==> flow/design.v <==
module cfg_count_stat  #(
    parameter DATA_WIDTH = 1 
)(
    input                     clk,
    input                     rstn,
    input                     rd_count_mode,      
    input                     sample_mode,        
    input                     rd,
    input    [DATA_WIDTH-1:0] data_in,
    input                     data_in_vld,
    input                     wr,                 
    input    [31:0]           wr_data,
    output  reg [31:0]        data_out 
);
reg [31:0] data_tmp;
reg  data_in_r;
always @ (posedge clk)
begin
    if (!rstn)
        data_in_r <= 0;
    else
        data_in_r <= data_in;
end
always @ (posedge clk)
begin
    if (!rstn)
        data_out <= 0;
    else if(rd)begin
        if (sample_mode)
            if (data_in_vld)
                data_out <= data_tmp + data_in;
            else
                data_out <= data_tmp;
        else
            data_out <= data_tmp ;
    end
end
always @ (posedge clk)
begin
    if (!rstn)
        data_tmp <= 0;
    else if (wr)
        data_tmp <= wr_data;
    else if(data_in_vld)begin
        case ({rd,rd_count_mode,sample_mode})
        3'b000: data_tmp <= data_tmp + (data_in && !data_in_r);
        3'b001: data_tmp <= data_tmp + data_in;
        3'b010: data_tmp <= data_tmp + (data_in && !data_in_r);
        3'b011: data_tmp <= data_tmp + data_in;
        3'b100: data_tmp <= 0; 
        3'b101: data_tmp <= 0;
        3'b110: data_tmp <= data_tmp + (data_in && !data_in_r);
        3'b111: data_tmp <= data_tmp + data_in;
        endcase
    end
    else if (rd && !rd_count_mode) begin
        data_tmp <= 0;
    end
end
endmodule
module cfg#(
    parameter ADDR_WIDTH = 32,
    parameter DATA_WIDTH = 32
)(
    input                             clk          ,
    input                             rstn         ,
    input        [ADDR_WIDTH - 1 : 0] addr         ,
    input        [DATA_WIDTH - 1 : 0] wdata        ,
    output  reg  [DATA_WIDTH - 1 : 0] rdata        ,
    output  reg                       rdata_vld    ,
    input                             wr           ,
    input                             rd           ,
    output  reg  [DATA_WIDTH - 1 : 0] addr_0_2     ,
    output  reg  [DATA_WIDTH - 1 : 0] addr_0_3     ,
    output  reg  [DATA_WIDTH - 1 : 0] addr_0_4     ,
    output  reg  [DATA_WIDTH - 1 : 0] addr_1_0     ,
    output  reg  [DATA_WIDTH - 1 : 0] addr_1_1     ,
    output  reg  [DATA_WIDTH - 1 : 0] addr_1_2     ,
    output  reg  [DATA_WIDTH - 1 : 0] addr_1_3     ,
    output  reg  [DATA_WIDTH - 1 : 0] addr_1_4     ,
    input        [DATA_WIDTH - 1 : 0] addr_2_0     ,
    input        [DATA_WIDTH - 1 : 0] addr_2_1     ,
    input        [DATA_WIDTH - 1 : 0] addr_2_2     ,
    input        [DATA_WIDTH - 1 : 0] addr_2_3      
);
localparam  RD_COUNT_MODE_0   = 6'h0  ;   
localparam  SAMPLE_MODE_0   = 6'h1  ;   
localparam  ADDR_0_2   = 6'h2  ;   
localparam  ADDR_0_3   = 6'h3  ;   
localparam  ADDR_0_4   = 6'h4  ;   
localparam  ADDR_1_0   = 6'h10  ;   
localparam  ADDR_1_1   = 6'h11  ;   
localparam  ADDR_1_2   = 6'h12  ;   
localparam  ADDR_1_3   = 6'h13  ;   
localparam  ADDR_1_4   = 6'h14  ;   
localparam  ADDR_2_0   = 6'h20  ;   
localparam  ADDR_2_1   = 6'h21  ;   
localparam  ADDR_2_2   = 6'h22  ;   
localparam  ADDR_2_3   = 6'h23  ;   
reg rd_count_mode;
reg sample_mode;
reg rdata_vld_r ;
reg rd_r;
reg [31:0]  addr_r;
reg [DATA_WIDTH - 1 : 0] addr_2_3_cnt;      
always @ (posedge clk)
begin
    rd_r <= rd ;
    addr_r   <= addr ;
end
always @ (posedge clk)
begin
    rdata_vld_r <= rd ;
    rdata_vld   <= rdata_vld_r ;
end
always @ (posedge clk)
begin
    if (!rstn)begin
        rd_count_mode  <= 1'h0 ;
        sample_mode  <= 1'h0 ;
        addr_0_2  <= 32'h0 ;
        addr_0_3  <= 32'h0 ;
        addr_0_4  <= 32'h0 ;
        addr_1_0  <= 32'h0 ;
        addr_1_1  <= 32'h0 ;
        addr_1_2  <= 32'h0 ;
        addr_1_3  <= 32'h0 ;
        addr_1_4  <= 32'h0 ;
    end
    else if (wr) begin
        case (addr[5:0])
            RD_COUNT_MODE_0 :
                rd_count_mode <= wdata[0] ;
            SAMPLE_MODE_0 :
                sample_mode <= wdata[0] ;
            ADDR_0_2 :
                addr_0_2 <= wdata ;
            ADDR_0_3 :
                addr_0_3 <= wdata ;
            ADDR_0_4 :
                addr_0_4 <= wdata ;
            ADDR_1_0 :
                addr_1_0 <= wdata ;
            ADDR_1_1 :
                addr_1_1 <= wdata ;
            ADDR_1_2 :
                addr_1_2 <= wdata ;
            ADDR_1_3 :
                addr_1_3 <= wdata ;
            ADDR_1_4 :
                addr_1_4 <= wdata ;
        endcase
    end
end
always @ (posedge clk)
begin
    if (!rstn) begin
        rdata <= 32'b0;
    end
    else if (rd_r) begin
        case (addr_r[5:0])
            RD_COUNT_MODE_0:
                rdata <= {31'b0,rd_count_mode};
            SAMPLE_MODE_0:
                rdata <= {31'b0,sample_mode};
            ADDR_0_2:
                rdata <= addr_0_2;
            ADDR_0_3:
                rdata <= addr_0_3;
            ADDR_0_4:
                rdata <= addr_0_4;
            ADDR_1_0:
                rdata <= addr_1_0;
            ADDR_1_1:
                rdata <= addr_1_1;
            ADDR_1_2:
                rdata <= addr_1_2;
            ADDR_1_3:
                rdata <= addr_1_3;
            ADDR_1_4:
                rdata <= addr_1_4;
            ADDR_2_0:
                rdata <= addr_2_0;
            ADDR_2_1:
                rdata <= addr_2_1;
            ADDR_2_2:
                rdata <= addr_2_2;
            ADDR_2_3:
                rdata <= addr_2_3_cnt;
            default :
                rdata <= 32'hf0f0f0f0;
        endcase
    end
end
wire addr_2_3_rd;
assign addr_2_3_rd = (addr[5:0] == ADDR_2_3 ) ? rd : 1'b0;
cfg_count_stat  addr_2_3_stat(
    .clk(clk),
    .rstn(rstn),
    .rd_count_mode(rd_count_mode),
    .sample_mode(sample_mode),
    .rd(addr_2_3_rd),
    .data_in(addr_2_3[0]),
    .data_in_vld(1'b1),
    .wr(wr && (addr[5:0] == ADDR_2_3)),
    .wr_data(wdata),
    .data_out(addr_2_3_cnt) 
);
endmodule
module cfg_test#(
    parameter DATA_WIDTH = 32
)(
    input clk,
    input rstn,
    input        [DATA_WIDTH - 1 : 0] in_0_2     ,
    input        [DATA_WIDTH - 1 : 0] in_0_3     ,
    input        [DATA_WIDTH - 1 : 0] in_0_4     ,
    input        [DATA_WIDTH - 1 : 0] in_1_0     ,
    input        [DATA_WIDTH - 1 : 0] in_1_1     ,
    input        [DATA_WIDTH - 1 : 0] in_1_2     ,
    input        [DATA_WIDTH - 1 : 0] in_1_3     ,
    input        [DATA_WIDTH - 1 : 0] in_1_4     ,
    output       [DATA_WIDTH - 1 : 0] out_2_0     ,
    output       [DATA_WIDTH - 1 : 0] out_2_1     ,
    output       [DATA_WIDTH - 1 : 0] out_2_2     ,
    output       [DATA_WIDTH - 1 : 0] out_2_3      
);
reg [18:0] cnt;
reg [31:0] reg_0_2;
reg [31:0] reg_2_0;
assign out_2_1 = 1'b1;
assign out_2_2 = 1'b0;
assign out_2_0 = reg_2_0;
always @ (posedge clk)
begin
    if (!rstn)
        reg_0_2 <= 0;
    else
        reg_0_2 <= in_0_2;
end
always @ (posedge clk)
begin
    if (!rstn)
        reg_2_0 <= 0;
    else
        reg_2_0 <= reg_0_2 + 1;
end
always @ (posedge clk)
begin
    if (!rstn)
        cnt <= 0;
    else 
        cnt <= cnt +1;
end
assign out_2_3 = (cnt <100) ? 1'b0 :1'b1;
endmodule
module cfg_test_top(
    input clk ,
    input rstn ,
    input        [32 - 1 : 0] addr         ,
    input        [32 - 1 : 0] wdata        ,
    output       [32 - 1 : 0] rdata        ,
    output                    rdata_vld    ,
    input                     wr           ,
    input                     rd            
);
wire [31:0] in_0_2   ;
wire [31:0] in_0_3   ;
wire [31:0] in_0_4   ;
wire [31:0] in_1_0   ;
wire [31:0] in_1_1   ;
wire [31:0] in_1_2   ;
wire [31:0] in_1_3   ;
wire [31:0] in_1_4   ;
wire [31:0] out_2_0  ;
wire [31:0] out_2_1  ;
wire [31:0] out_2_2  ;
wire [31:0] out_2_3  ;
cfg_test cfg_test_u0(
    .clk        ( clk       ),
    .rstn       ( rstn      ),
    .in_0_2     ( in_0_2    ),
    .in_0_3     ( in_0_3    ),
    .in_0_4     ( in_0_4    ),
    .in_1_0     ( in_1_0    ),
    .in_1_1     ( in_1_1    ),
    .in_1_2     ( in_1_2    ),
    .in_1_3     ( in_1_3    ),
    .in_1_4     ( in_1_4    ),
    .out_2_0    ( out_2_0   ),
    .out_2_1    ( out_2_1   ),
    .out_2_2    ( out_2_2   ),
    .out_2_3    ( out_2_3   )  
);
cfg cfg_u0(
    .clk          (clk         ),
    .rstn         (rstn        ),
    .addr         (addr        ),
    .wdata        (wdata       ),
    .rdata        (rdata       ),
    .rdata_vld    (rdata_vld   ),
    .wr           (wr          ),
    .rd           (rd          ),
    .addr_0_2     (in_0_2     ),
    .addr_0_3     (in_0_3     ),
    .addr_0_4     (in_0_4     ),
    .addr_1_0     (in_1_0     ),
    .addr_1_1     (in_1_1     ),
    .addr_1_2     (in_1_2     ),
    .addr_1_3     (in_1_3     ),
    .addr_1_4     (in_1_4     ),
    .addr_2_0     (out_2_0    ),
    .addr_2_1     (out_2_1    ),
    .addr_2_2     (out_2_2    ),
    .addr_2_3     (out_2_3    ) 
);
endmodule
==> flow/run.sh <==
#!/bin/bash
# the make line also repeats each setting of config.mk as NAME=value (left out here)
make -C /OpenROAD-flow-scripts/flow DESIGN_CONFIG=/design/flow/config.mk WORK_HOME=/design/flow/orfs CLKGATE_MAP_FILE= finish
==> flow/config.mk <==
export PLATFORM = sky130hd
export DESIGN_NAME = cfg_test_top
export DESIGN_NICKNAME = cfg_test_top
export VERILOG_FILES = /design/flow/design.v
export SDC_FILE = /design/flow/constraint.sdc
export NUM_CORES = 4
export LEC_CHECK = 0
export ABC_AREA = 1
export CAP_MARGIN = 20
export CORE_MARGIN = 2
export CORE_UTILIZATION = 40
export GPL_ROUTABILITY_DRIVEN = 0
export HOLD_SLACK_MARGIN = 0.01
export PLACE_DENSITY = 0.76
export SETUP_SLACK_MARGIN = 0.76
export SLEW_MARGIN = 20
==> flow/constraint.sdc <==
create_clock -name core_clock -period 5.0 [get_ports {clk}]
set_input_delay 1.0000 -clock core_clock [delete_from_list [all_inputs] [get_ports {clk}]]
set_output_delay 1.0000 -clock core_clock [all_outputs]
set_load 0.01 [all_outputs]
==> Table 3: Implementation characteristics, run 1 <==
Summary of implementation characteristics

Parameter                              Value

Timing
  Clock period minus final worst setup slack    3.12 ns
  Post-route clock period utilization    62.4%
  Setup tns final    0 ns
  Final hold viol count    0
  Final Max-Slew Violation Tally    0
  Worst Max-Slew Pin Slew    1.05 ns
  Endpoints failing setup    0
  Final Hold Slack    0.422 ns
  RSZ-0062 raised after global routing    no
  Clock tree skew after final layout    0.0181 ns
  Achievable Freq    321 MHz
  Slew margin rel.    29.8%

Hold path
  Sink of the worst hold path    cfg_test_u0.reg_0_2[31]$_SDFF_PN0_
  Hold/Removal Path Class    flop to flop
  Startpoint of the tightest hold check path    cfg_u0.addr_0_2[31]$_SDFFE_PN0P_
  Depth of the worst hold-timing path    2

Power
  Sequential fraction of design power    49.1%
  Power attributed to combinational cells    338 uW
  Pwr Total    7360 uW
  Sequential logic power    3610 uW
  Switching power total    1690 uW
  Peak supply drop    0.227 mV
  Clock share of power    46.3%
  Power Internal    5670 uW
  Reported leakage power    0.00921 uW
  Net switching share of the total power    22.9%
  Combinational power share    4.6%
  Total power divided by cell area    320 nW/um^2
  Clock-net power    3410 uW
  Leading power group    sequential cells

Floorplanning
  Number of standard-cell rows in the floorplan    82
  Area of the die    53000 sq um
  Width of the die    230 um
  Area of the core    50400 sq um
  Top-level port count    101
  Die Y    230 um
  Share of the core filled by cells before placement    40.6%

CTS
  Cell chosen for the clock root    clkbuf_16
  Maximum level of the CTS H-tree    2
  CTS sink cnt    446
  Post_cts resized    0
  Clock slew seen by the registers of the worst setup and hold paths    0.06 ns
  Insertion delay of the later-clocked pin in the worst-skew pair    0.57 ns
  # hold bufs at CTS    0
  Number of buffers added for setup after CTS    0
  CTS tree    built
  Num CTS Buffers    44
  Buffer levels on the longest clock path    3

Synth
  Number of instances in the synthesized netlist    3041
  Netlist cell types    41
  Most instantiated cells after synthesis    nand2_1, nor2_1, dfxtp_1
  Cell types with the largest area share after synthesis    dfxtp_1, nand2_1, o21ai_0, nor2_1, a21oi_1
  Share of synthesized area occupied by flip-flops and latches    43.6%
  Share of the synthesized netlist area taken by xor and xnor gates    0.728%
  Mean instance size in the synthesized netlist    6.73 sq um
  Adder-cell share of the synthesized area    0.367%
  Flops after synth    446
  Share of async-settable or async-resettable flops after synthesis    0%
  Number of synthesized flops with an enable pin    0
  Largest family of logic cells by area    simple AND/OR/NAND/NOR gates
  Count of warnings emitted by yosys    3
  Floorplan net count    3115
  Cell type contributing the most total cell area after synthesis    dfxtp_1
  Multiplexer share of the synthesized area    0%
  Summed standard-cell area reported by yosys    20500 sq um
  Top cell type by instance count after synthesis    nand2_1
  Most common reg cell    dfxtp_1
  Synthesized-area fraction occupied by and/or/nand/nor cells    27.6%
  Netlist Area Pre-Place    20500 sq um
  Number of cell instances after yosys synthesis    3041
  Yosys aoi share    17.6%
  Proportion of netlist area held by the largest area contributor    43.6%

Drt
  Count of routing violations after the opening detailed-route iteration    2612
  Number of remaining DRC errors    0
  Total iterations of the first detailed-routing run    9
  Total Routed Length    64700 um
  Detailed-route vias per instance    5.33
  Antenna Diode Count    0
  Average wire length per cell after detail routing    17.4 um
  Total number of vias    19856
  Antenna-violating nets left    0

Critical path
  Maximum cell stage delay along the critical path    0.68 ns
  Worst Setup EP    cfg_u0.addr_2_3_stat.data_tmp[28]$_SDFF_PN0_
  Cell repeated most along the worst path    nand2_1
  Largest fanout of any net on the critical path    5
  Critical register-to-register path startpoint    cfg_test_u0.cnt[5]$_SDFF_PN0_
  Count of cells along the worst register-to-register path    15
  FF-to-FF setup slack    1.88 ns
  Cell class contributing the biggest share of worst-path delay    simple AND/OR/NAND/NOR gates
  Critical path type    flop to flop
  Critical path buffers and inverters    2
  Critical path launch point type    flop
  Required time at the worst-slack endpoint    5.46 ns
  Worst path cell trace    nand2_1 -> o2111ai_1 -> nand2_1 -> inv_1 -> ha_1 -> ha_1 -> nand2_1 -> nor2_1 -> nand2_1 -> nor2_1 -> nand3_1 -> nand3_1 -> nand3_1 -> nand2_1 -> inv_1
  Slowest stage cell, crit path    o2111ai_1
  Worst Setup SP    cfg_test_u0.cnt[5]$_SDFF_PN0_
  End of the worst register-to-register path    cfg_u0.addr_2_3_stat.data_tmp[28]$_SDFF_PN0_
  Kind of capture point of the worst setup path    flop
  Arrival time at the worst endpoint    3.58 ns
  Total stage count of the critical path    15

Outcome
  Result of the run  no timing/DRC/antenna violations

Job
  Maximum capacitance violations    0
  OpenROAD warning count    54

Layout
  Count of fill cells added during filler insertion    4989
  Area of all placed cells without fillers    23000 sq um
  Final Net Count    3097
  Area delta synth->final    12.4%
  Area of the multi-input gates    9480 sq um
  Storage element area    8930 sq um

Placement
  Area of placed instances    21500 sq um
  Number of buffers inserted by port buffering    74
  DP HPWL    42200 um

Global route
  Remaining global-route overflow    0
  Number of antenna violations at the first check in global routing    3
  First-pass GRT wire length    100000 um
  Tot GR Track Use    23.8%
  Largest net degree at the start of global routing    245
  Via count of the first global-routing pass    17555
## layout make-up
class,count,share of cell area (%)
tap,672,3.65
multi-input combinational,2079,41.2
timing repair buffer,101,4.23
inverter,351,5.74
sequential,446,38.8
clock buffer,64,5.55
clock inverter,15,0.827
## metal layers
metal	global-route usage [%]	vias up	wire length (um)
li1	-	9709	-
met1	33.2	8956	27400
met2	36.5	1051	27700
met3	4.18	140	7180
met4	9.19	0	2460
met5	0	-	0
## stage by stage
step | instances | setup WS, ns | util, %
final | 3728 | 1.88 | 45.7
after global routing | 3728 | 1.70 | 45.7
after CTS | 3728 | 1.95 | 45.7
after detailed placement | 3649 | 1.62 | 42.8
after global placement | 3649 | 1.67 | 42.8
after floorplan | 3041 | 2.74 | -
==> inputs of run 2 (changes only) <==
- CORE_UTILIZATION: 40 -> 72
- GPL_ROUTABILITY_DRIVEN: 0 -> unset
- HOLD_SLACK_MARGIN: 0.01 -> unset
- PLACE_DENSITY: 0.76 -> unset
- PLACE_DENSITY_LB_ADDON: unset -> 0.28
- SETUP_SLACK_MARGIN: 0.76 -> 1.13
- clock period: 5.0 -> 4.38 ns (I/O delays scaled with it)
==> run 2 against run 1 <==
Compared with the run above:
- still clean on timing, DRC and antenna
- worst hold slack improved by 0.0062 ns
- routed wire length rose by 7.1%
- non-clock buffer count rose by 2
- power rose by 16%
- sequential share of layout area rose by 0.41 points
- clock-buffer cell count fell by 6
- clock power rose by 18%
- flip-flop count did not move
- sequential power rose by 14%
- area after synthesis did not move
- largest power group unchanged
- highest routed layer unchanged
==> Table 3: Implementation characteristics, run 2 <==
Summary of implementation characteristics

Parameter                              Value

Outcome
  Result of the run  no timing/DRC/antenna violations

Floorplanning
  Die Y    173 um
  Area of the die    29800 sq um
  Width of the die    173 um
  Number of standard-cell rows in the floorplan    61
  Top-level port count    101
  Share of the core filled by cells before placement    73.5%
  Area of the core    27900 sq um

Critical path
  Critical path launch point type    flop
  End of the worst register-to-register path    cfg_u0.rdata[29]$_SDFFE_PN0P_
  Total stage count of the critical path    9
  Largest fanout of any net on the critical path    15
  Arrival time at the worst endpoint    3.59 ns
  Worst path cell trace    inv_1 -> nand2_1 -> nor2_1 -> nand2_1 -> o21ai_0 -> nor2_1 -> nand3_1 -> nand2_1 -> inv_1
  Worst Setup EP    cfg_u0.rdata[29]$_SDFFE_PN0P_
  Cell repeated most along the worst path    nand2_1
  Cell class contributing the biggest share of worst-path delay    simple AND/OR/NAND/NOR gates
  Critical path type    flop to flop
  Worst Setup SP    cfg_u0.addr_r[2]$_DFF_P_
  Required time at the worst-slack endpoint    4.90 ns
  Count of cells along the worst register-to-register path    9
  Critical register-to-register path startpoint    cfg_u0.addr_r[2]$_DFF_P_
  Slowest stage cell, crit path    nand2_1
  Kind of capture point of the worst setup path    flop
  Maximum cell stage delay along the critical path    0.81 ns
  Critical path buffers and inverters    2
  FF-to-FF setup slack    1.31 ns

Power
  Sequential logic power    4130 uW
  Power attributed to combinational cells    406 uW
  Reported leakage power    0.00925 uW
  Leading power group    sequential cells
  Sequential fraction of design power    48.1%
  Switching power total    2020 uW
  Net switching share of the total power    23.6%
  Pwr Total    8570 uW
  Total power divided by cell area    376 nW/um^2
  Peak supply drop    0.335 mV
  Combinational power share    4.7%
  Clock-net power    4040 uW
  Power Internal    6550 uW
  Clock share of power    47.1%

Synth
  Summed standard-cell area reported by yosys    20500 sq um
  Top cell type by instance count after synthesis    nand2_1
  Most instantiated cells after synthesis    nand2_1, nor2_1, dfxtp_1
  Share of the synthesized netlist area taken by xor and xnor gates    0.728%
  Flops after synth    446
  Largest family of logic cells by area    simple AND/OR/NAND/NOR gates
  Most common reg cell    dfxtp_1
  Yosys aoi share    17.6%
  Share of async-settable or async-resettable flops after synthesis    0%
  Mean instance size in the synthesized netlist    6.73 sq um
  Number of cell instances after yosys synthesis    3041
  Number of instances in the synthesized netlist    3041
  Cell type contributing the most total cell area after synthesis    dfxtp_1
  Count of warnings emitted by yosys    3
  Synthesized-area fraction occupied by and/or/nand/nor cells    27.6%
  Multiplexer share of the synthesized area    0%
  Proportion of netlist area held by the largest area contributor    43.6%
  Number of synthesized flops with an enable pin    0
  Floorplan net count    3115
  Netlist Area Pre-Place    20500 sq um
  Share of synthesized area occupied by flip-flops and latches    43.6%
  Cell types with the largest area share after synthesis    dfxtp_1, nand2_1, o21ai_0, nor2_1, a21oi_1
  Netlist cell types    41
  Adder-cell share of the synthesized area    0.367%

Global route
  First-pass GRT wire length    108000 um
  Tot GR Track Use    45.5%
  Number of antenna violations at the first check in global routing    1
  Via count of the first global-routing pass    20604
  Remaining global-route overflow    0
  Largest net degree at the start of global routing    176

CTS
  Buffer levels on the longest clock path    3
  Cell chosen for the clock root    clkbuf_16
  Insertion delay of the later-clocked pin in the worst-skew pair    0.57 ns
  Maximum level of the CTS H-tree    2
  Clock slew seen by the registers of the worst setup and hold paths    0.07 ns
  # hold bufs at CTS    0
  CTS sink cnt    446
  Post_cts resized    0
  Num CTS Buffers    44
  CTS tree    built
  Number of buffers added for setup after CTS    0

Timing
  Final hold viol count    0
  Endpoints failing setup    0
  Post-route clock period utilization    70.1%
  Achievable Freq    326 MHz
  Final Max-Slew Violation Tally    0
  Clock tree skew after final layout    0.0178 ns
  Slew margin rel.    28.4%
  RSZ-0062 raised after global routing    no
  Worst Max-Slew Pin Slew    1.07 ns
  Clock period minus final worst setup slack    3.07 ns
  Setup tns final    0 ns

Hold path
  Sink of the worst hold path    cfg_test_u0.reg_0_2[4]$_SDFF_PN0_
  Depth of the worst hold-timing path    2
  Startpoint of the tightest hold check path    cfg_u0.addr_0_2[4]$_SDFFE_PN0P_
  Hold/Removal Path Class    flop to flop

Job
  Maximum capacitance violations    0
  OpenROAD warning count    55

Layout
  Area delta synth->final    11.2%
  Final Net Count    3099

Drt
  Average wire length per cell after detail routing    20.1 um
  Count of routing violations after the opening detailed-route iteration    2858
  Total Routed Length    69300 um
  Number of remaining DRC errors    0
  M1 WL    25100 um
  Highest metal layer with signal wires    met4
  Detailed-route vias per instance    6.15
  Total iterations of the first detailed-routing run    8
  Met3 wire len    8530 um
  Total number of vias    21157
  Antenna-violating nets left    0
  Met2 layer wire length in the routed design    29900 um

Placement
  DP HPWL    44300 um
  Number of buffers inserted by port buffering    74
  Final RePlAce weighted congestion    0.983
-- run 2: cell type report --
| class | count | area [sq um] |
|---|---|---|
| Clock inverter | 24 | 292 |
| Tap cell | 378 | 473 |
| Fill cell | 1769 | 5090 |
| Timing Repair Buffer | 103 | 1000 |
| Inverter | 351 | 1320 |
| Clock buffer | 58 | 1250 |
| Antenna cell | 2 | 5.00 |
| Multi-Input combinational cell | 2079 | 9490 |
| Sequential cell | 446 | 8930 |
-- run 2: metrics by stage --
stage	cells	utilization, %	setup slack [ns]	area, sq um	hold WS (ns)
2_1_floorplan	3041	-	2.12	20500	0.329
3_3_place_gp	3356	76.0	0.849	21200	0.414
3_5_place_dp	3356	76.0	0.677	21200	0.420
4_1_cts	3438	81.6	1.22	22700	0.428
5_1_grt	3439	81.7	1.18	22800	0.438
6_report	3441	81.7	1.31	22800	0.428
-- run 2: routing by layer --
layer	track usage [%]	vias to the layer above
met5	0	-
met4	33.5	0
met3	10.0	398
met2	70.9	1519
met1	55.6	9519
li1	-	9721
==> inputs of run 3 (changes only) <==
- ABC_AREA: 1 -> unset
- CELL_PAD_IN_SITES_DETAIL_PLACEMENT: unset -> 2
- CORE_UTILIZATION: 72 -> 25
- CTS_CLUSTER_DIAMETER: unset -> 46
- CTS_CLUSTER_SIZE: unset -> 31
- GPL_ROUTABILITY_DRIVEN: unset -> 1
- MAX_ROUTING_LAYER: unset -> met5
- PLACE_DENSITY_LB_ADDON: 0.28 -> 0.07
- SETUP_SLACK_MARGIN: 1.13 -> 1.3
- clock period: 4.38 -> 5.57 ns (I/O delays scaled with it)
==> run 3 against run 2 <==
Compared with the run above:
- still clean on timing, DRC and antenna
- final area increased by 2.3%
- area after synthesis decreased by 7.2%
- via count decreased by 14%
- core utilization decreased by 51 points
- clock power increased by 28%
- largest power group is now the clock network
- highest routed layer unchanged
==> Table 3: Implementation characteristics, run 3 <==
Summary of implementation characteristics

Parameter                              Value

Outcome
  Result of the run  no timing/DRC/antenna violations

Power
  Clock share of power    59.4%
  Peak supply drop    0.186 mV
  Net switching share of the total power    24.1%
  Leading power group    the clock network
  Switching power total    2100 uW
  Reported leakage power    0.00761 uW
  Power attributed to combinational cells    288 uW
  Clock-net power    5180 uW
  Power Internal    6620 uW
  Sequential logic power    3250 uW
  Total power divided by cell area    374 nW/um^2
  Sequential fraction of design power    37.2%
  Pwr Total    8720 uW
  Combinational power share    3.3%

Synth
  Count of warnings emitted by yosys    3
  Most common reg cell    dfxtp_1
  Most instantiated cells after synthesis    nand2_1, dfxtp_1, a21oi_1
  Top cell type by instance count after synthesis    nand2_1
  Number of instances in the synthesized netlist    2352
  Number of synthesized flops with an enable pin    0
  Adder-cell share of the synthesized area    0.395%
  Synthesized-area fraction occupied by and/or/nand/nor cells    24.3%
  Share of async-settable or async-resettable flops after synthesis    0%
  Netlist cell types    65
  Floorplan net count    2426
  Largest family of logic cells by area    simple AND/OR/NAND/NOR gates
  Share of the synthesized netlist area taken by xor and xnor gates    3.60%
  Multiplexer share of the synthesized area    0.507%
  Mean instance size in the synthesized netlist    8.08 sq um
  Yosys aoi share    19.4%
  Netlist Area Pre-Place    19000 sq um
  Flops after synth    446
  Number of cell instances after yosys synthesis    2352
  Summed standard-cell area reported by yosys    19000 sq um
  Proportion of netlist area held by the largest area contributor    47.0%
  Share of synthesized area occupied by flip-flops and latches    47.0%
  Cell types with the largest area share after synthesis    dfxtp_1, nand2_1, a21oi_1, clkbuf_1, a22o_1
  Cell type contributing the most total cell area after synthesis    dfxtp_1

CTS
  Cell chosen for the clock root    clkbuf_16
  Number of buffers added for setup after CTS    0
  Maximum level of the CTS H-tree    3
  # hold bufs at CTS    0
  Post_cts resized    0
  CTS sink cnt    446
  CTS tree    built
  Insertion delay of the later-clocked pin in the worst-skew pair    0.62 ns
  Num CTS Buffers    81
  Buffer levels on the longest clock path    3
  Clock slew seen by the registers of the worst setup and hold paths    0.05 ns

Global route
  Via count of the first global-routing pass    19507
  Remaining global-route overflow    0
  Largest net degree at the start of global routing    165
  Tot GR Track Use    23.0%
  First-pass GRT wire length    133000 um
  Number of antenna violations at the first check in global routing    3

Floorplanning
  Share of the core filled by cells before placement    25.1%
  Number of standard-cell rows in the floorplan    101
  Top-level port count    101
  Area of the die    78200 sq um
  Die Y    280 um
  Area of the core    75600 sq um
  Width of the die    280 um

Timing
  Clock period minus final worst setup slack    3.35 ns
  Clock tree skew after final layout    0.0181 ns
  RSZ-0062 raised after global routing    no
  Worst Max-Slew Pin Slew    1.11 ns
  Endpoints failing setup    0
  Final hold viol count    0
  Post-route clock period utilization    60.1%
  Slew margin rel.    26.1%
  Final Max-Slew Violation Tally    0
  Setup tns final    0 ns
  Achievable Freq    299 MHz
  Final Hold Slack    0.456 ns

Critical path
  Cell class contributing the biggest share of worst-path delay    simple AND/OR/NAND/NOR gates
  Total stage count of the critical path    6
  Worst Setup EP    cfg_u0.addr_1_4[20]$_SDFFE_PN0P_
  FF-to-FF setup slack    2.31 ns
  Worst Setup SP    addr[2]
  Kind of capture point of the worst setup path    flop
  Critical path buffers and inverters    2
  Arrival time at the worst endpoint    3.87 ns
  Critical register-to-register path startpoint    cfg_u0.addr_r[4]$_DFF_P_
  End of the worst register-to-register path    cfg_u0.rdata[16]$_SDFFE_PN0P_
  Slowest stage cell, crit path    and2_2
  Worst path cell trace    clkdlybuf4s50_1 -> nor4b_1 -> and2_2 -> buf_4 -> nand2_1 -> a21oi_1
  Maximum cell stage delay along the critical path    0.81 ns
  Critical path type    input port to flop
  Count of cells along the worst register-to-register path    7
  Critical path launch point type    input port
  Required time at the worst-slack endpoint    6.09 ns
  Largest fanout of any net on the critical path    18

Placement
  DP HPWL    55400 um
  Final RePlAce weighted congestion    0.859
  Number of buffers inserted by port buffering    74
  Area of placed instances    20500 sq um
  DP Cell Count    3228

Drt
  Count of routing violations after the opening detailed-route iteration    1157
  Number of remaining DRC errors    0
  M1 WL    39900 um
  Antenna-violating nets left    0
  Total Routed Length    90200 um
  Highest metal layer with signal wires    met4
  Total iterations of the first detailed-routing run    5
  Detailed-route vias per instance    5.36
  Total number of vias    18106
  Average wire length per cell after detail routing    26.7 um
  Met3 wire len    3910 um
  Met2 layer wire length in the routed design    44500 um

Layout
  Final Net Count    2407
  Count of fill cells added during filler insertion    8458
  Area delta synth->final    22.6%
  Post-layout instance count excluding filler cells    3376
  Area of all placed cells without fillers    23300 sq um

Hold path
  Startpoint of the tightest hold check path    cfg_u0.addr_0_3[4]$_SDFFE_PN0P_
  Hold/Removal Path Class    flop to flop
  Depth of the worst hold-timing path    2
  Sink of the worst hold path    cfg_u0.addr_0_3[4]$_SDFFE_PN0P_

Job
  OpenROAD warning count    56
  Maximum capacitance violations    0
run 3: area by class of cell:
class	count	area, sq um	share of cell area (%)
multi-input combinational	1681	9220	39.6
sequential	446	8930	38.3
clock buffer	94	2170	9.31
tap	978	1220	5.25
timing repair buffer	116	1060	4.57
clock inverter	50	651	2.79
inverter	7	33.8	0.145
antenna	4	10.0	0.0430
run 3: metal layers:
metal / GRT usage (%) / vias up
met5: 0 / -
met4: 6.47 / 0
met3: 2.79 / 104
met2: 40.4 / 417
met1: 29.5 / 9373
li1: - / 8212
run 3: per-stage QoR:
step                      setup slack, ns  utilization [%]
after global placement               1.68             27.1
after CTS                            2.25             30.8
after global routing                 2.11             30.8
final                                2.22             30.8
after floorplan                      3.09                -
after detailed placement             1.61             27.1
==> inputs of run 4 (changes only) <==
- CELL_PAD_IN_SITES_DETAIL_PLACEMENT: 2 -> unset
- CORE_UTILIZATION: 25 -> 66
- CTS_CLUSTER_DIAMETER: 46 -> unset
- CTS_CLUSTER_SIZE: 31 -> unset
- GPL_ROUTABILITY_DRIVEN: 1 -> unset
- MAX_ROUTING_LAYER: met5 -> unset
- PLACE_DENSITY_LB_ADDON: 0.07 -> unset
- SETUP_SLACK_MARGIN: 1.3 -> unset
- clock period: 5.57 -> 3.39 ns (I/O delays scaled with it)
==> run 4 against run 3 <==
Compared with the run above:
- flip-flop count did not move
- largest power group is now sequential cells
- power up 24%
- still clean
- die area shrank 61%
==> Table 3: Implementation characteristics, run 4 <==
Summary of implementation characteristics

Parameter                              Value

Synth
  Floorplan net count    2426
  Multiplexer share of the synthesized area    0.507%
  Most instantiated cells after synthesis    nand2_1, dfxtp_1, a21oi_1
  Share of the synthesized netlist area taken by xor and xnor gates    3.60%
  Number of instances in the synthesized netlist    2352
  Summed standard-cell area reported by yosys    19000 sq um
  Cell type contributing the most total cell area after synthesis    dfxtp_1
  Flops after synth    446
  Mean instance size in the synthesized netlist    8.08 sq um
  Adder-cell share of the synthesized area    0.395%
  Synthesized-area fraction occupied by and/or/nand/nor cells    24.3%
  Netlist cell types    65
  Largest family of logic cells by area    simple AND/OR/NAND/NOR gates
  Netlist Area Pre-Place    19000 sq um
  Proportion of netlist area held by the largest area contributor    47.0%
  Top cell type by instance count after synthesis    nand2_1
  Share of synthesized area occupied by flip-flops and latches    47.0%
  Most common reg cell    dfxtp_1
  Share of async-settable or async-resettable flops after synthesis    0%
  Number of cell instances after yosys synthesis    2352
  Count of warnings emitted by yosys    3
  Cell types with the largest area share after synthesis    dfxtp_1, nand2_1, a21oi_1, clkbuf_1, a22o_1
  Number of synthesized flops with an enable pin    0
  Yosys aoi share    19.4%

Critical path
  Critical path buffers and inverters    0
  End of the worst register-to-register path    cfg_u0.addr_2_3_stat.data_out[18]$_SDFFE_PN0P_
  Slowest stage cell, crit path    nor2_1
  Critical register-to-register path startpoint    cfg_test_u0.cnt[5]$_SDFF_PN0_
  FF-to-FF setup slack    0.44 ns
  Kind of capture point of the worst setup path    flop
  Arrival time at the worst endpoint    3.40 ns
  Required time at the worst-slack endpoint    3.83 ns
  Count of cells along the worst register-to-register path    9
  Cell class contributing the biggest share of worst-path delay    simple AND/OR/NAND/NOR gates
  Maximum cell stage delay along the critical path    0.55 ns
  Critical path type    flop to flop
  Total stage count of the critical path    9
  Critical path launch point type    flop
  Largest fanout of any net on the critical path    6
  Worst path cell trace    nand2_1 -> o2111ai_1 -> ha_1 -> ha_1 -> nand2_1 -> nor2_1 -> nand3_1 -> xor2_1 -> a211oi_1
  Worst Setup EP    cfg_u0.addr_2_3_stat.data_out[18]$_SDFFE_PN0P_
  Worst Setup SP    cfg_test_u0.cnt[5]$_SDFF_PN0_

Power
  Combinational power share    4.0%
  Sequential logic power    5320 uW
  Net switching share of the total power    22.3%
  Power Internal    8390 uW
  Leading power group    sequential cells
  Peak supply drop    0.512 mV
  Switching power total    2400 uW
  Power attributed to combinational cells    426 uW
  Reported leakage power    0.00708 uW
  Total power divided by cell area    506 nW/um^2
  Sequential fraction of design power    49.3%
  Clock-net power    5040 uW
  Clock share of power    46.7%

Drt
  Count of routing violations after the opening detailed-route iteration    2147
  Detailed-route vias per instance    6.53
  Number of remaining DRC errors    0
  Total Routed Length    61400 um
  Total iterations of the first detailed-routing run    8
  Total number of vias    17820
  Average wire length per cell after detail routing    22.5 um
  Antenna-violating nets left    0

Global route
  First-pass GRT wire length    95600 um
  Via count of the first global-routing pass    17125
  Remaining global-route overflow    0
  Largest net degree at the start of global routing    162
  Tot GR Track Use    40.2%
  Number of antenna violations at the first check in global routing    1

Hold path
  Depth of the worst hold-timing path    2
  Hold/Removal Path Class    flop to flop
  Sink of the worst hold path    cfg_u0.addr_1_3[19]$_SDFFE_PN0P_
  Startpoint of the tightest hold check path    cfg_u0.addr_1_3[19]$_SDFFE_PN0P_

Timing
  Post-route clock period utilization    87.1%
  Achievable Freq    338 MHz
  Final Max-Slew Violation Tally    0
  Worst Max-Slew Pin Slew    1.19 ns
  Setup tns final    0 ns
  Clock period minus final worst setup slack    2.95 ns
  Slew margin rel.    20.2%
  Final hold viol count    0
  Final Hold Slack    0.450 ns
  RSZ-0062 raised after global routing    no
  Clock tree skew after final layout    0.0159 ns
  Endpoints failing setup    0

Layout
  Post-layout instance count excluding filler cells    2730
  Area delta synth->final    12.3%
  Area of all placed cells without fillers    21300 sq um
  Final Core Density    74.7%
  Final Net Count    2388

Floorplanning
  Top-level port count    101
  Share of the core filled by cells before placement    66.5%
  Width of the die    174 um
  Area of the die    30200 sq um
  Die Y    174 um
  Number of standard-cell rows in the floorplan    62
  Area of the core    28500 sq um

Placement
  DP HPWL    38600 um
  DP Cell Count    2652
  Area of placed instances    19800 sq um
  Final RePlAce weighted congestion    0.949
  Number of buffers inserted by port buffering    74

CTS
  Post_cts resized    0
  CTS tree    built
  Num CTS Buffers    44
  Number of buffers added for setup after CTS    0
  CTS sink cnt    446
  Buffer levels on the longest clock path    3
  Clock slew seen by the registers of the worst setup and hold paths    0.06 ns
  Cell chosen for the clock root    clkbuf_16
  Maximum level of the CTS H-tree    2
  Insertion delay of the later-clocked pin in the worst-skew pair    0.55 ns
  # hold bufs at CTS    0

Job
  OpenROAD warning count    56
  Maximum capacitance violations    0

Outcome
  Result of the run  no timing/DRC/antenna violations
## run 4: layout make-up
class,instances,area [sq um]
antenna,1,2.50
clock buffer,56,1210
clock inverter,21,273
fill,2251,7220
inverter,7,33.8
multi-input combinational,1681,9180
sequential,446,8930
tap,384,480
timing repair buffer,134,1220
## run 4: layer usage
metal | routed length, um | GRT usage (%) | vias up
met1 | 23500 | 52.5 | 8386
met4 | 3910 | 23.5 | 0
met5 | 0 | 0 | -
met3 | 6420 | 6.73 | 234
met2 | 27600 | 63.3 | 1053
li1 | - | - | 8147
## run 4: stage by stage
step	total power [uW]	setup slack (ns)
6_report	10800	0.436
5_1_grt	11000	0.218
4_1_cts	10800	0.485
3_3_place_gp	5840	0.573
3_5_place_dp	5850	0.503
2_1_floorplan	5640	1.07
==> inputs of run 5 (changes only) <==
- ABC_AREA: unset -> 1
- CORE_UTILIZATION: 66 -> 70
- clock period: 3.39 -> 2.06 ns (I/O delays scaled with it)
==> run 5 against run 4 <==
Compared with the run above:
- the layout now fails its checks (negative setup slack)
- flip-flop count stayed put
- synthesized cell count rose by 29%
- clock skew increased by 0.019 ns
- die area up 1.5%
- core utilization grew 11 points
- power is 70% higher
- highest routed layer is now met5
==> Table 3: Implementation characteristics, run 5 <==
Summary of implementation characteristics

Parameter                              Value

Outcome
  Result of the run    complete, but fails checks
  Checks failing in the layout checks    negative setup slack

Power
  Pwr Total    18400 uW
  Clock-net power    8660 uW
  Switching power total    4370 uW
  Clock share of power    47.1%
  Sequential fraction of design power    47.7%
  Leading power group    sequential cells
  Sequential logic power    8770 uW
  Total power divided by cell area    746 nW/um^2
  Power Internal    14000 uW
  Combinational power share    5.1%
  Power attributed to combinational cells    944 uW
  Peak supply drop    0.714 mV
  Net switching share of the total power    23.8%
  Reported leakage power    0.0101 uW

Synth
  Most instantiated cells after synthesis    nand2_1, nor2_1, dfxtp_1
  Top cell type by instance count after synthesis    nand2_1
  Share of async-settable or async-resettable flops after synthesis    0%
  Netlist cell types    41
  Floorplan net count    3115
  Share of the synthesized netlist area taken by xor and xnor gates    0.728%
  Summed standard-cell area reported by yosys    20500 sq um
  Largest family of logic cells by area    simple AND/OR/NAND/NOR gates
  Multiplexer share of the synthesized area    0%
  Cell types with the largest area share after synthesis    dfxtp_1, nand2_1, o21ai_0, nor2_1, a21oi_1
  Proportion of netlist area held by the largest area contributor    43.6%
  Cell type contributing the most total cell area after synthesis    dfxtp_1
  Number of instances in the synthesized netlist    3041
  Netlist Area Pre-Place    20500 sq um
  Number of synthesized flops with an enable pin    0
  Most common reg cell    dfxtp_1
  Yosys aoi share    17.6%
  Number of cell instances after yosys synthesis    3041
  Mean instance size in the synthesized netlist    6.73 sq um
  Adder-cell share of the synthesized area    0.367%
  Share of synthesized area occupied by flip-flops and latches    43.6%
  Count of warnings emitted by yosys    3
  Flops after synth    446
  Synthesized-area fraction occupied by and/or/nand/nor cells    27.6%

Floorplanning
  Area of the core    28800 sq um
  Top-level port count    101
  Width of the die    175 um
  Number of standard-cell rows in the floorplan    62
  Share of the core filled by cells before placement    71.1%
  Die Y    175 um
  Area of the die    30600 sq um

Job
  OpenROAD warning count    57
  Maximum capacitance violations    0

Timing
  RSZ-0062 raised after global routing    yes
  Achievable Freq    420 MHz
  Final hold viol count    0
  Final Hold Slack    0.278 ns
  Post-route clock period utilization    116%
  Final Max-Slew Violation Tally    0
  Clock period minus final worst setup slack    2.38 ns
  Clock tree skew after final layout    0.0351 ns
  Least setup slack across all paths after layout    -0.323 ns
  Worst Max-Slew Pin Slew    0.813 ns
  Endpoints failing setup    57
  Slew margin rel.    45.6%

Critical path
  Cell class contributing the biggest share of worst-path delay    simple AND/OR/NAND/NOR gates
  Critical register-to-register path startpoint    cfg_test_u0.cnt[12]$_SDFF_PN0_
  Critical path type    flop to flop
  Maximum cell stage delay along the critical path    0.35 ns
  Kind of capture point of the worst setup path    flop
  Worst Setup EP    cfg_u0.addr_2_3_stat.data_tmp[4]$_SDFF_PN0_
  Arrival time at the worst endpoint    2.82 ns
  Worst Setup SP    cfg_test_u0.cnt[12]$_SDFF_PN0_
  Slowest stage cell, crit path    nor4_4
  Worst path cell trace    nor4_4 -> o2111ai_4 -> nand2_2 -> inv_2 -> ha_4 -> ha_4 -> nand2_4 -> buf_4 -> buf_4 -> buf_4 -> o22ai_1 -> nand2_1 -> nand2_1 -> nand2_1 -> a21oi_1
  Critical path buffers and inverters    4
  Critical path launch point type    flop
  End of the worst register-to-register path    cfg_u0.addr_2_3_stat.data_tmp[4]$_SDFF_PN0_
  Required time at the worst-slack endpoint    2.49 ns
  Largest fanout of any net on the critical path    3
  Total stage count of the critical path    15
  Count of cells along the worst register-to-register path    15
  FF-to-FF setup slack    -0.32 ns

Drt
  Detailed-route vias per instance    6.26
  Total iterations of the first detailed-routing run    9
  Total number of vias    22312
  Total Routed Length    74400 um
  Number of remaining DRC errors    0
  Average wire length per cell after detail routing    20.9 um
  Antenna-violating nets left    0
  Count of routing violations after the opening detailed-route iteration    3059

CTS
  # hold bufs at CTS    0
  Num CTS Buffers    44
  Clock slew seen by the registers of the worst setup and hold paths    0.07 ns
  CTS tree    built
  Cell chosen for the clock root    clkbuf_16
  Maximum level of the CTS H-tree    2
  Buffer levels on the longest clock path    3
  CTS sink cnt    446
  Insertion delay of the later-clocked pin in the worst-skew pair    0.58 ns

Global route
  Tot GR Track Use    47.1%
  Global-route met2 utilization    73.9%
  Largest net degree at the start of global routing    94
  First-pass GRT wire length    113000 um
  Met3 routing resource usage after global routing    9.70%
  Layer with the highest usage    met2
  Remaining global-route overflow    0
  Number of antenna violations at the first check in global routing    2
  Via count of the first global-routing pass    21568
  Grt met1 use    57.6%

Layout
  Final Core Density    85.6%
  Area delta synth->final    20.4%
  Final Net Count    3219
  Count of fill cells added during filler insertion    1652

Hold path
  Depth of the worst hold-timing path    3
  Hold/Removal Path Class    input port to flop
  Startpoint of the tightest hold check path    rstn
  Sink of the worst hold path    cfg_u0.addr_1_3[21]$_SDFFE_PN0P_

Placement
  Number of buffers inserted by port buffering    74
  DP HPWL    47600 um
  Final RePlAce weighted congestion    0.944
==> run 5: repair_timing <==
action | 4_1_cts | 5_1_grt
gates resized | 46 | 116
setup buffers | 2 | 9
setup endpoints to repair | 59 | 63
pin swaps | 13 | 46
==> run 5: through the flow <==
step	setup WS, ns	instance area [sq um]	TNS, ns	instances
6_report	-0.323	24600	-11.78	3565
5_1_grt	-0.421	24600	-16.11	3564
4_1_cts	-0.231	24100	-7.53	3555
3_5_place_dp	-0.408	22400	-39.07	3472
3_3_place_gp	-0.341	22400	-24.97	3472
2_1_floorplan	-0.00535	20500	-0.00826	3041
==> run 5: routing by layer <==
layer  wire length [um]  part of all wire [%]
met3               9870                    13
met2              32400                    44
met4               6500                   8.7
met5                 11                 0.015
met1              25600                    34
==> run 5: layout make-up <==
type                    count  area [sq um]  area share, %
repair buffers            223          2230           9.06
multi-input cells        2079         10100           41.0
diodes                      1          2.50         0.0102
well taps                 384           480           1.95
clock buffers              60          1270           5.16
flip-flops and latches    446          8940           36.3
clock inverters            21           279           1.13
inverters                 351          1330           5.39
==> inputs of run 6 (changes only) <==
- CAP_MARGIN: 20 -> 10
- CELL_PAD_IN_SITES_DETAIL_PLACEMENT: unset -> 2
- CELL_PAD_IN_SITES_GLOBAL_PLACEMENT: unset -> 1
- CORE_ASPECT_RATIO: unset -> 0.96
- CORE_MARGIN: 2 -> 4
- CORE_UTILIZATION: 70 -> 60
- CTS_CLUSTER_SIZE: unset -> 27
- GPL_ROUTABILITY_DRIVEN: unset -> 0
- GPL_TIMING_DRIVEN: unset -> 0
- HOLD_SLACK_MARGIN: unset -> 0.27
- MAX_ROUTING_LAYER: unset -> met5
- SETUP_SLACK_MARGIN: unset -> 0.72
- SLEW_MARGIN: 20 -> 5
- clock period: 2.06 -> 3.45 ns (I/O delays scaled with it)
==> run 6 against run 5 <==
Compared with the run above:
- the flow now stops in global placement without I/O (3_1_place_gp_skip_io)
- area after synthesis is the same
- die area increased by 21%
- synthesized cell count unchanged
==> Table 3: Implementation characteristics, run 6 <==
Table: implementation figures

Parameter                              Value

Synth
  Cell types with the largest area share after synthesis    dfxtp_1, nand2_1, o21ai_0, nor2_1, a21oi_1
  Most common reg cell    dfxtp_1
  Floorplan net count    3115
  Share of synthesized area occupied by flip-flops and latches    43.6%
  Netlist Area Pre-Place    20500 sq um
  Number of cell instances after yosys synthesis    3041
  Share of the synthesized netlist area taken by xor and xnor gates    0.728%
  Share of async-settable or async-resettable flops after synthesis    0%
  Mean instance size in the synthesized netlist    6.73 sq um
  Count of warnings emitted by yosys    3
  Number of instances in the synthesized netlist    3041
  Synthesized-area fraction occupied by and/or/nand/nor cells    27.6%
  Netlist cell types    41
  Flops after synth    446
  Adder-cell share of the synthesized area    0.367%
  Number of synthesized flops with an enable pin    0
  Proportion of netlist area held by the largest area contributor    43.6%
  Most instantiated cells after synthesis    nand2_1, nor2_1, dfxtp_1
  Summed standard-cell area reported by yosys    20500 sq um
  Cell type contributing the most total cell area after synthesis    dfxtp_1
  Top cell type by instance count after synthesis    nand2_1
  Yosys aoi share    17.6%
  Largest family of logic cells by area    simple AND/OR/NAND/NOR gates
  Multiplexer share of the synthesized area    0%

Floorplanning
  Width of the die    196 um
  Area of the core    33300 sq um
  Die Y    189 um
  Number of standard-cell rows in the floorplan    65
  Share of the core filled by cells before placement    61.5%
  Area of the die    37100 sq um

Outcome
  Error message    [ERROR GPL-0301] Utilization 100.345 % exceeds 100%.
  Exit stage    global placement without I/O (3_1_place_gp_skip_io)
  Result of the run    did not finish
==> inputs of run 7 (changes only) <==
- CAP_MARGIN: 10 -> 5
- CELL_PAD_IN_SITES_DETAIL_PLACEMENT: 2 -> unset
- CELL_PAD_IN_SITES_GLOBAL_PLACEMENT: 1 -> unset
- CORE_ASPECT_RATIO: 0.96 -> 0.93
- CORE_MARGIN: 4 -> 2
- CORE_UTILIZATION: 60 -> 72
- CTS_CLUSTER_DIAMETER: unset -> 337
- CTS_CLUSTER_SIZE: 27 -> 46
- GPL_ROUTABILITY_DRIVEN: 0 -> unset
- GPL_TIMING_DRIVEN: 0 -> 1
- HOLD_SLACK_MARGIN: 0.27 -> unset
- MAX_ROUTING_LAYER: met5 -> met4
- SETUP_SLACK_MARGIN: 0.72 -> 0.55
- SLEW_MARGIN: 5 -> 25
- clock period: 3.45 -> 1.99 ns (I/O delays scaled with it)
==> run 7 against run 6 <==
Compared with the run above:
- the run fails in global routing (5_1_grt)
- die area shrank 20%
- area after synthesis is the same
- synthesized cell count is the same
==> Table 3: Implementation characteristics, run 7 <==
Table: implementation figures

Parameter                              Value

Outcome
  Result of the run    did not finish
  Exit stage    global routing (5_1_grt)
  Error message    [ERROR GRT-0232] Routing congestion too high. Check the congestion heatmap in the GUI.

Synth
  Share of the synthesized netlist area taken by xor and xnor gates    0.728%
  Yosys aoi share    17.6%
  Cell type contributing the most total cell area after synthesis    dfxtp_1
  Adder-cell share of the synthesized area    0.367%
  Share of synthesized area occupied by flip-flops and latches    43.6%
  Netlist cell types    41
  Mean instance size in the synthesized netlist    6.73 sq um
  Number of instances in the synthesized netlist    3041
  Top cell type by instance count after synthesis    nand2_1
  Netlist Area Pre-Place    20500 sq um
  Count of warnings emitted by yosys    3
  Largest family of logic cells by area    simple AND/OR/NAND/NOR gates
  Multiplexer share of the synthesized area    0%
  Number of synthesized flops with an enable pin    0
  Proportion of netlist area held by the largest area contributor    43.6%
  Number of cell instances after yosys synthesis    3041
  Share of async-settable or async-resettable flops after synthesis    0%
  Most common reg cell    dfxtp_1
  Synthesized-area fraction occupied by and/or/nand/nor cells    27.6%
  Most instantiated cells after synthesis    nand2_1, nor2_1, dfxtp_1
  Cell types with the largest area share after synthesis    dfxtp_1, nand2_1, o21ai_0, nor2_1, a21oi_1
  Summed standard-cell area reported by yosys    20500 sq um
  Flops after synth    446
  Floorplan net count    3115

Floorplanning
  Top-level port count    101
  Area of the die    29800 sq um
  Area of the core    28000 sq um
  Die Y    167 um
  Width of the die    179 um
  Number of standard-cell rows in the floorplan    59
  Share of the core filled by cells before placement    73.1%

Global route
  Tot GR Track Use    87.3%
  Remaining global-route overflow    232

CTS
  Buffer levels on the longest clock path    3
  # hold bufs at CTS    0
  CTS sink cnt    446
  Maximum level of the CTS H-tree    1
  Num CTS Buffers    13
  Cell chosen for the clock root    clkbuf_16

Placement
  Worst Setup Slack post-DPL    -0.490 ns
  Final RePlAce weighted congestion    1.00
  Area of placed instances    22500 sq um
  Number of buffers inserted by port buffering    74
  DP HPWL    47300 um
==> run 7: metrics by stage <==
stage	hold WS, ns	std cells	utilization (%)
after floorplan	0.329	3041	-
after detailed placement	0.422	3450	80.6
after global placement	0.420	3450	80.6
after CTS	0.312	3536	87.0
==> run 7: metal layers <==
layer / GRT overflow / GRT usage, %
met4: 105 / 86.3
met2: 91 / 96.1
met1: 5 / 87.5
met5: - / -
met3: 31 / 75.6
==> run 7: repair_timing <==
item	4_1_cts
gates cloned	14
endpoints found under the setup margin	416
setup buffers	58
resized	384
pin swaps	87
==> inputs of run 8 (changes only) <==
- ABC_AREA: 1 -> unset
- CAP_MARGIN: 5 -> 20
- CORE_ASPECT_RATIO: 0.93 -> unset
- CORE_UTILIZATION: 72 -> 40
- CTS_CLUSTER_DIAMETER: 337 -> unset
- CTS_CLUSTER_SIZE: 46 -> unset
- GPL_TIMING_DRIVEN: 1 -> unset
- MAX_ROUTING_LAYER: met4 -> unset
- SETUP_SLACK_MARGIN: 0.55 -> unset
- SLEW_MARGIN: 25 -> 20
- clock period: 1.99 -> 5.0 ns (I/O delays scaled with it)
==> run 8 against run 7 <==
Compared with the run above:
- the run now finishes clean
- die area up 65%
- synthesized cell count decreased by 23%
- area after synthesis fell by 7.2%
==> Table 3: Implementation characteristics, run 8 <==
Summary of implementation characteristics

Parameter                              Value

Floorplanning
  Area of the die    49200 sq um
  Number of standard-cell rows in the floorplan    79
  Width of the die    222 um
  Share of the core filled by cells before placement    40.6%
  Die Y    222 um
  Top-level port count    101
  Area of the core    46800 sq um

Power
  Switching power total    1680 uW
  Clock-net power    3640 uW
  Leading power group    the clock network
  Power attributed to combinational cells    288 uW
  Pwr Total    7540 uW
  Power Internal    5860 uW
  Reported leakage power    0.00705 uW
  Clock share of power    48.3%
  Combinational power share    3.8%
  Net switching share of the total power    22.3%
  Total power divided by cell area    349 nW/um^2
  Sequential logic power    3610 uW
  Sequential fraction of design power    47.9%
  Peak supply drop    0.208 mV

Layout
  Count of fill cells added during filler insertion    4517
  Post-layout instance count excluding filler cells    2944
  Final Net Count    2375
  Area delta synth->final    13.7%
  Area of all placed cells without fillers    21600 sq um

CTS
  Num CTS Buffers    47
  CTS tree    built
  Post_cts resized    0
  Clock slew seen by the registers of the worst setup and hold paths    0.06 ns
  # hold bufs at CTS    0
  Cell chosen for the clock root    clkbuf_16
  Insertion delay of the later-clocked pin in the worst-skew pair    0.58 ns
  Number of buffers added for setup after CTS    0
  CTS sink cnt    446
  Maximum level of the CTS H-tree    2
  Buffer levels on the longest clock path    3

Synth
  Most common reg cell    dfxtp_1
  Mean instance size in the synthesized netlist    8.08 sq um
  Flops after synth    446
  Share of synthesized area occupied by flip-flops and latches    47.0%
  Yosys aoi share    19.4%
  Netlist Area Pre-Place    19000 sq um
  Number of synthesized flops with an enable pin    0
  Summed standard-cell area reported by yosys    19000 sq um
  Netlist cell types    65
  Cell types with the largest area share after synthesis    dfxtp_1, nand2_1, a21oi_1, clkbuf_1, a22o_1
  Number of instances in the synthesized netlist    2352
  Synthesized-area fraction occupied by and/or/nand/nor cells    24.3%
  Largest family of logic cells by area    simple AND/OR/NAND/NOR gates
  Floorplan net count    2426
  Count of warnings emitted by yosys    3
  Top cell type by instance count after synthesis    nand2_1
  Cell type contributing the most total cell area after synthesis    dfxtp_1
  Number of cell instances after yosys synthesis    2352
  Share of the synthesized netlist area taken by xor and xnor gates    3.60%
  Adder-cell share of the synthesized area    0.395%
  Share of async-settable or async-resettable flops after synthesis    0%
  Proportion of netlist area held by the largest area contributor    47.0%
  Multiplexer share of the synthesized area    0.507%
  Most instantiated cells after synthesis    nand2_1, dfxtp_1, a21oi_1

Global route
  Via count of the first global-routing pass    16389
  Number of antenna violations at the first check in global routing    1
  Tot GR Track Use    26.1%
  First-pass GRT wire length    99300 um
  Largest net degree at the start of global routing    178
  Remaining global-route overflow    0

Critical path
  FF-to-FF setup slack    1.89 ns
  Arrival time at the worst endpoint    3.95 ns
  Maximum cell stage delay along the critical path    1.01 ns
  Cell class contributing the biggest share of worst-path delay    simple AND/OR/NAND/NOR gates
  Slowest stage cell, crit path    nor2_1
  Kind of capture point of the worst setup path    flop
  Critical path launch point type    input port
  Worst Setup SP    addr[0]
  Critical path buffers and inverters    2
  Count of cells along the worst register-to-register path    9
  Critical register-to-register path startpoint    cfg_test_u0.cnt[5]$_SDFF_PN0_
  Worst path cell trace    clkdlybuf4s50_1 -> nor4bb_2 -> buf_4 -> nand3_1 -> nor2_1 -> nand2_1 -> o21ai_0
  Critical path type    input port to flop
  Worst Setup EP    cfg_u0.addr_2_3_stat.data_tmp[22]$_SDFF_PN0_
  Largest fanout of any net on the critical path    16
  End of the worst register-to-register path    cfg_u0.addr_2_3_stat.data_out[26]$_SDFFE_PN0P_
  Required time at the worst-slack endpoint    5.49 ns
  Total stage count of the critical path    7

Timing
  Final Max-Slew Violation Tally    0
  Achievable Freq    289 MHz
  Setup tns final    0 ns
  Endpoints failing setup    0
  Final hold viol count    0
  Slew margin rel.    25.8%
  Worst Max-Slew Pin Slew    1.09 ns
  RSZ-0062 raised after global routing    no
  Clock tree skew after final layout    0.0191 ns
  Clock period minus final worst setup slack    3.46 ns
  Post-route clock period utilization    69.2%

Outcome
  Result of the run  no timing/DRC/antenna violations

Drt
  Average wire length per cell after detail routing    22.1 um
  Number of remaining DRC errors    0
  Detailed-route vias per instance    5.86
  Total number of vias    17266
  Antenna-violating nets left    0
  Total Routed Length    65200 um
  Total iterations of the first detailed-routing run    5
  Count of routing violations after the opening detailed-route iteration    1824

Hold path
  Sink of the worst hold path    cfg_u0.addr_1_3[24]$_SDFFE_PN0P_
  Hold/Removal Path Class    flop to flop
  Depth of the worst hold-timing path    2
  Startpoint of the tightest hold check path    cfg_u0.addr_1_3[24]$_SDFFE_PN0P_

Job
  Maximum capacitance violations    0
  OpenROAD warning count    58

Placement
  Number of buffers inserted by port buffering    74
  DP HPWL    40600 um
  Area of placed instances    20000 sq um
  DP Cell Count    2859
  Final RePlAce weighted congestion    0.843
[run 8: final cells by class]
type	count	area (sq um)	share of cell area (%)
Timing Repair Buffer	118	1080	4.99
Multi-Input combinational cell	1681	9190	42.5
Sequential cell	446	8930	41.3
Tap cell	607	759	3.52
Clock inverter	9	163	0.753
Antenna cell	1	2.50	0.0116
Inverter	7	33.8	0.156
Clock buffer	75	1450	6.72
[run 8: metal layers]
layer | vias up | global-route usage (%) | share of wire (%)
met4 | 0 | 10.2 | 3.6
met1 | 8394 | 35.1 | 43
met2 | 649 | 42.9 | 46
met5 | - | 0 | 0
met3 | 111 | 2.97 | 6.9
li1 | 8112 | - | -
[run 8: stage by stage]
stage / setup WS, ns / hold slack [ns] / util [%]
finish: 1.54 / 0.450 / 46.2
global route: 1.30 / 0.466 / 46.2
CTS: 1.66 / 0.451 / 46.2
detailed placement: 1.07 / 0.443 / 42.7
global placement: 1.11 / 0.437 / 42.7
floorplan: 2.64 / 0.329 / -
==> inputs of run 9 (changes only) <==
- ABC_AREA: unset -> 1
- CAP_MARGIN: 20 -> 15
- CORE_UTILIZATION: 40 -> 72
- CTS_CLUSTER_SIZE: unset -> 72
- HOLD_SLACK_MARGIN: unset -> 0.29
- clock period: 5.0 -> 2.1 ns (I/O delays scaled with it)
==> run 9 against run 8 <==
Compared with the run above:
- now fails the layout checks on negative setup slack
- sequential share of layout area shrank 4.9 points
- global-route usage grew 24 points
- worst hold slack lost 0.084 ns
- non-clock buffer count grew 105
- combinational power grew to 3.3 times the previous value
- core utilization grew 42 points
- die area shrank 40%
- largest cell class unchanged
==> Table 3: Implementation characteristics, run 9 <==
Summary of implementation characteristics

Parameter                              Value

Power
  Power attributed to combinational cells    942 uW
  Total power divided by cell area    731 nW/um^2
  Switching power total    4300 uW
  Reported leakage power    0.0101 uW
  Sequential logic power    8610 uW
  Net switching share of the total power    24.0%
  Sequential fraction of design power    48.0%
  Power Internal    13600 uW
  Clock share of power    46.7%
  Combinational power share    5.3%
  Clock-net power    8390 uW
  Peak supply drop    1.00 mV
  Leading power group    sequential cells

Synth
  Number of synthesized flops with an enable pin    0
  Cell types with the largest area share after synthesis    dfxtp_1, nand2_1, o21ai_0, nor2_1, a21oi_1
  Netlist Area Pre-Place    20500 sq um
  Floorplan net count    3115
  Yosys aoi share    17.6%
  Synthesized-area fraction occupied by and/or/nand/nor cells    27.6%
  Multiplexer share of the synthesized area    0%
  Summed standard-cell area reported by yosys    20500 sq um
  Share of synthesized area occupied by flip-flops and latches    43.6%
  Mean instance size in the synthesized netlist    6.73 sq um
  Share of the synthesized netlist area taken by xor and xnor gates    0.728%
  Proportion of netlist area held by the largest area contributor    43.6%
  Largest family of logic cells by area    simple AND/OR/NAND/NOR gates
  Number of cell instances after yosys synthesis    3041
  Flops after synth    446
  Cell type contributing the most total cell area after synthesis    dfxtp_1
  Share of async-settable or async-resettable flops after synthesis    0%
  Most common reg cell    dfxtp_1
  Most instantiated cells after synthesis    nand2_1, nor2_1, dfxtp_1
  Netlist cell types    41
  Adder-cell share of the synthesized area    0.367%
  Count of warnings emitted by yosys    3
  Number of instances in the synthesized netlist    3041
  Top cell type by instance count after synthesis    nand2_1

Drt
  Count of routing violations after the opening detailed-route iteration    4728
  Detailed-route vias per instance    6.53
  Total number of vias    23256
  Average wire length per cell after detail routing    22.3 um
  Antenna-violating nets left    0
  Total Routed Length    79500 um
  Number of remaining DRC errors    0
  Total iterations of the first detailed-routing run    11

Hold path
  Sink of the worst hold path    cfg_u0.addr_r[2]$_DFF_P_
  Depth of the worst hold-timing path    1
  Startpoint of the tightest hold check path    addr[2]
  Hold/Removal Path Class    input port to flop

Critical path
  Arrival time at the worst endpoint    2.74 ns
  Critical path type    flop to flop
  Critical register-to-register path startpoint    cfg_test_u0.cnt[5]$_SDFF_PN0_
  Cell class contributing the biggest share of worst-path delay    simple AND/OR/NAND/NOR gates
  Total stage count of the critical path    15
  Worst Setup SP    cfg_test_u0.cnt[5]$_SDFF_PN0_
  Count of cells along the worst register-to-register path    15
  Slowest stage cell, crit path    dfxtp_2
  Maximum cell stage delay along the critical path    0.34 ns
  Kind of capture point of the worst setup path    flop
  Required time at the worst-slack endpoint    2.53 ns
  Critical path buffers and inverters    4
  Worst path cell trace    nand2_2 -> o2111ai_2 -> buf_6 -> nand2_2 -> inv_2 -> ha_4 -> inv_2 -> nor2_4 -> nand2_4 -> buf_6 -> nor2_4 -> xor2_1 -> nor2_1 -> nor2_1 -> a21oi_1
  FF-to-FF setup slack    -0.21 ns
  Critical path launch point type    flop
  Worst Setup EP    cfg_u0.addr_2_3_stat.data_tmp[11]$_SDFF_PN0_
  Largest fanout of any net on the critical path    7
  End of the worst register-to-register path    cfg_u0.addr_2_3_stat.data_tmp[11]$_SDFF_PN0_

CTS
  CTS tree    built
  Insertion delay of the later-clocked pin in the worst-skew pair    0.57 ns
  Num CTS Buffers    44
  CTS sink cnt    446
  Cell chosen for the clock root    clkbuf_16
  Clock slew seen by the registers of the worst setup and hold paths    0.08 ns
  Buffer levels on the longest clock path    3
  Maximum level of the CTS H-tree    2

Timing
  Clock period minus final worst setup slack    2.31 ns
  Worst Max-Slew Pin Slew    0.771 ns
  Least setup slack across all paths after layout    -0.211 ns
  Final Hold Slack    0.366 ns
  Final Max-Slew Violation Tally    0
  Clock tree skew after final layout    0.0261 ns
  Achievable Freq    433 MHz
  Slew margin rel.    48.4%
  Endpoints failing setup    43
  Post-route clock period utilization    110%
  RSZ-0062 raised after global routing    yes
  Setup tns final    -3.49 ns
  Final hold viol count    0

Placement
  Final RePlAce weighted congestion    1.00
  DP HPWL    46500 um
  Number of buffers inserted by port buffering    74

Global route
  Largest net degree at the start of global routing    145
  First-pass GRT wire length    119000 um
  Remaining global-route overflow    0
  Number of antenna violations at the first check in global routing    3
  Via count of the first global-routing pass    22348
  Tot GR Track Use    50.0%

Layout
  Count of fill cells added during filler insertion    1412
  Final Net Count    3219
  Area delta synth->final    19.9%
  Storage element area    8940 sq um
  Area of the multi-input gates    10100 sq um

Floorplanning
  Number of standard-cell rows in the floorplan    61
  Width of the die    173 um
  Die Y    173 um
  Top-level port count    101
  Area of the die    29800 sq um
  Area of the core    27900 sq um
  Share of the core filled by cells before placement    73.5%

Job
  OpenROAD warning count    64
  Maximum capacitance violations    0

Outcome
  Checks failing in the layout checks    negative setup slack
  Result of the run    complete, but fails checks
[run 9: what timing repair did]
item,in CTS,in global routing
hold buffers,1,0
endpoints found under the hold margin,8,0
setup buffers,9,16
resized,87,95
endpoints found under the setup margin,55,70
pin swaps,23,43
gates cloned,0,0
[run 9: layout make-up]
class,instances,area share (%)
clock inverter,19,1.03
tap,378,1.93
inverter,351,5.41
clock buffer,60,5.07
multi-input combinational,2079,41.1
sequential,446,36.5
antenna,3,0.0306
timing repair buffer,223,8.95
[run 9: per-layer routing]
layer  routed length [um]  GRT usage [%]
met1                26200           59.1
met2                34100           78.4
met3                11300           12.9
met4                 7960           38.0
met5                   13              0
[run 9: per-stage QoR]
step | util (%) | setup slack [ns] | area [sq um] | power [uW] | cells
floorplan | - | -0.0403 | 20500 | 9220 | 3041
global placement | 79.7 | -0.333 | 22200 | 9610 | 3454
detailed placement | 79.7 | -0.405 | 22200 | 9640 | 3454
CTS | 86.4 | -0.122 | 24100 | 17700 | 3542
global route | 88.0 | -0.281 | 24500 | 18200 | 3557
finish | 88.1 | -0.211 | 24500 | 17900 | 3559
No activity file was given, so power comes from the tool's default toggle rates.
